Design cordic_stage, start of the top module:
module cordic_stage (clk, reset, X_i, Y_i, Z_i, X_O, Y_O, Z_O);
  input clk;
  input reset;
  input  signed [15:0] X_i;
  input  signed [15:0] Y_i;
  input  signed [15:0] Z_i;
  output signed [15:0] X_O;
  output signed [15:0] Y_O;
  output signed [15:0] Z_O;
wire signed [15:0] as_O_asx_w_st1, as_O_asy_w_st1, as_O_asz_w_st1; 
wire signed [15:0] X_w_st1_st2, Y_w_st1_st2, Z_w_st1_st2;
wire signed [15:0] mux_z_st1_out;
wire dff_st1_out, xor_st1;
xor xor_gate(xor_st1, Z_i[15], Z_i[14]);
mux_2to1 mux_st1(.in0(Z_i), .in1({{2{Z_i[14]}}, {Z_i[13:0]}}), .sel(xor_st1), .out(mux_z_st1_out));
dff dff_st1(.in(xor_st1), .out(dff_st1_out), .clk(clk), .reset(reset));
add_sub asx_st1(.as_in1(X_i), .as_in2(Y_i), .as_control(~(mux_z_st1_out[15])), .as_out(as_O_asx_w_st1));
reg16b  reg16bxout_st1(.reg_in(as_O_asx_w_st1), .reg_out(X_w_st1_st2), .clk(clk), .reset(reset));
add_sub asy_st1(.as_in1(Y_i), .as_in2(X_i), .as_control(mux_z_st1_out[15]), .as_out(as_O_asy_w_st1));
reg16b  reg16byout_st1(.reg_in(as_O_asy_w_st1), .reg_out(Y_w_st1_st2), .clk(clk), .reset(reset));
add_sub asz_st1(.as_in1(mux_z_st1_out), .as_in2(16'h2000), .as_control(~(mux_z_st1_out[15])), .as_out(as_O_asz_w_st1));
  ...
For scale: ~780 flip-flops, ~98 I/O pins.
Settings: LEC_CHECK=0, CAP_MARGIN=20, CORE_MARGIN=2, CORE_UTILIZATION=72, CTS_CLUSTER_DIAMETER=392, CTS_CLUSTER_SIZE=95, SLEW_MARGIN=20, TNS_END_PERCENT=5; clock period 1.07 ns.
run.sh (not shown) runs the stock make flow with config.mk's settings and CLKGATE_MAP_FILE=.
The baseline died in detailed placement (3_5_place_dp) on DPL-0033.
Then changed:
- ABC_AREA: not set -> 1
- CTS_CLUSTER_DIAMETER: 392 -> 395
- CTS_CLUSTER_SIZE: 95 -> not set
- TNS_END_PERCENT: 5 -> 45
- clock period: 1.07 -> 2.66 ns (I/O delays scaled with it)
=>
- With this change the flow completed, yet does not pass: setup timing
- area after synthesis increases by a few percent
- synthesized cell count rose by a quarter to a third
- die area rises by a few percent
Then changed:
- ABC_AREA: 1 -> not set
- CORE_UTILIZATION: 72 -> 52
- CTS_CLUSTER_DIAMETER: 395 -> not set
- TNS_END_PERCENT: 45 -> not set
- clock period: 2.66 -> 3.52 ns (I/O delays scaled with it)
The changed run finished clean; routed wire length came out lower by about 15%; final cell count went down by about 17%; cell area goes down by about 8%.
Then changed:
- CORE_UTILIZATION: 52 -> 70
- clock period: 3.52 -> 3.17 ns (I/O delays scaled with it)
- This time the run produced a layout that fails on setup timing
- final area came out higher by a few percent
- non-clock buffer count went up by 196
- flip-flop count stays the same
- first-iteration DRC count increases by well over a third
- count of clock-buffer cells in the layout falls by 23
- worst setup slack loses 0.14 ns
- utilization is higher by 23 points
- via count climbs by a few percent

* * *

run A:
cordic_stage again, from the RTL that the note above started with.
==> flow/design.v (excerpt) <==
module cordic_stage (clk, reset, X_i, Y_i, Z_i, X_O, Y_O, Z_O);
Settings: LEC_CHECK=0, CAP_MARGIN=5, CELL_PAD_IN_SITES_GLOBAL_PLACEMENT=0, CORE_MARGIN=2, CORE_UTILIZATION=61, CTS_CLUSTER_SIZE=43, GPL_ROUTABILITY_DRIVEN=0, GPL_TIMING_DRIVEN=1, MAX_ROUTING_LAYER=met4, MIN_ROUTING_LAYER=met1, SLEW_MARGIN=0; clock period 3.36 ns.
Run A ran to completion and came out clean on the timing, design-rule and antenna checks.
Here is what was changed in the inputs of run B compared with run A.
- an added TNS_END_PERCENT of 15
- an added PLACE_DENSITY_LB_ADDON of 0.01
- a change of CAP_MARGIN from 5 to 10
- an added CELL_PAD_IN_SITES_DETAIL_PLACEMENT of 1
- a change of GPL_ROUTABILITY_DRIVEN from 0 to 1
- a change of CORE_UTILIZATION from 61 to 15
- a change of the clock period (ns, I/O delays scaled along) from 3.36 to 5.04
--- outcome ---
Placeable core region went up by more than 100% going from run A to run B.
Run A → run B: pre-placement core utilization lower, sum of met3 wire segment lengths after detailed routing went down, number of cells on the worst reg-to-reg path up 1.
### run B -> run C
- changing CORE_MARGIN from 2 to 7
- changing PLACE_DENSITY_LB_ADDON from 0.01 to 0.28
- changing GPL_TIMING_DRIVEN from 1 to 0
- changing CTS_CLUSTER_SIZE from 43 to 15
- setting HOLD_SLACK_MARGIN to 0.24 for the first time
- setting CTS_CLUSTER_DIAMETER to 68 for the first time
- changing CELL_PAD_IN_SITES_DETAIL_PLACEMENT from 1 to 2
- changing the clock period (ns, I/O delays scaled along) from 5.04 to 4.98
Results
Compared to run B, the router laid down less metal wire for run C.
Of the two values seen for master of the slowest instance on the critical path, o41ai_2 was produced by run B and dfxtp_1 by run C.
From run C to run B, final number of max-transition violations did not move at all.
Standard cell core area of run C falls short of that of run B slightly.
[compare] base=run B new=run C: global-route usage went down 1.6 points.
A critical path class of reg2reg is what run C shows, while reg2out belongs to run B.
Setup changes, run C to run D
- CTS_CLUSTER_DIAMETER: 68 -> unset
- GPL_ROUTABILITY_DRIVEN: 1 -> 0
- CORE_MARGIN: 7 -> 2
- TNS_END_PERCENT: 15 -> unset
- CTS_CLUSTER_SIZE: 15 -> 43
- CORE_UTILIZATION: 15 -> 70
- HOLD_SLACK_MARGIN: 0.24 -> unset
- CAP_MARGIN: 10 -> 5
- SLEW_MARGIN: 0 -> 15
- CELL_PAD_IN_SITES_DETAIL_PLACEMENT: 2 -> unset
- PLACE_DENSITY_LB_ADDON: 0.28 -> unset
- GPL_TIMING_DRIVEN: 0 -> 1
- the clock period (ns, I/O delays scaled along): 4.98 -> 2.9
## What came out
Run D: all stages done; final checks FAILED (negative setup slack).
In the tables for run D and run C, achievable clock frequency reads lower with run C.
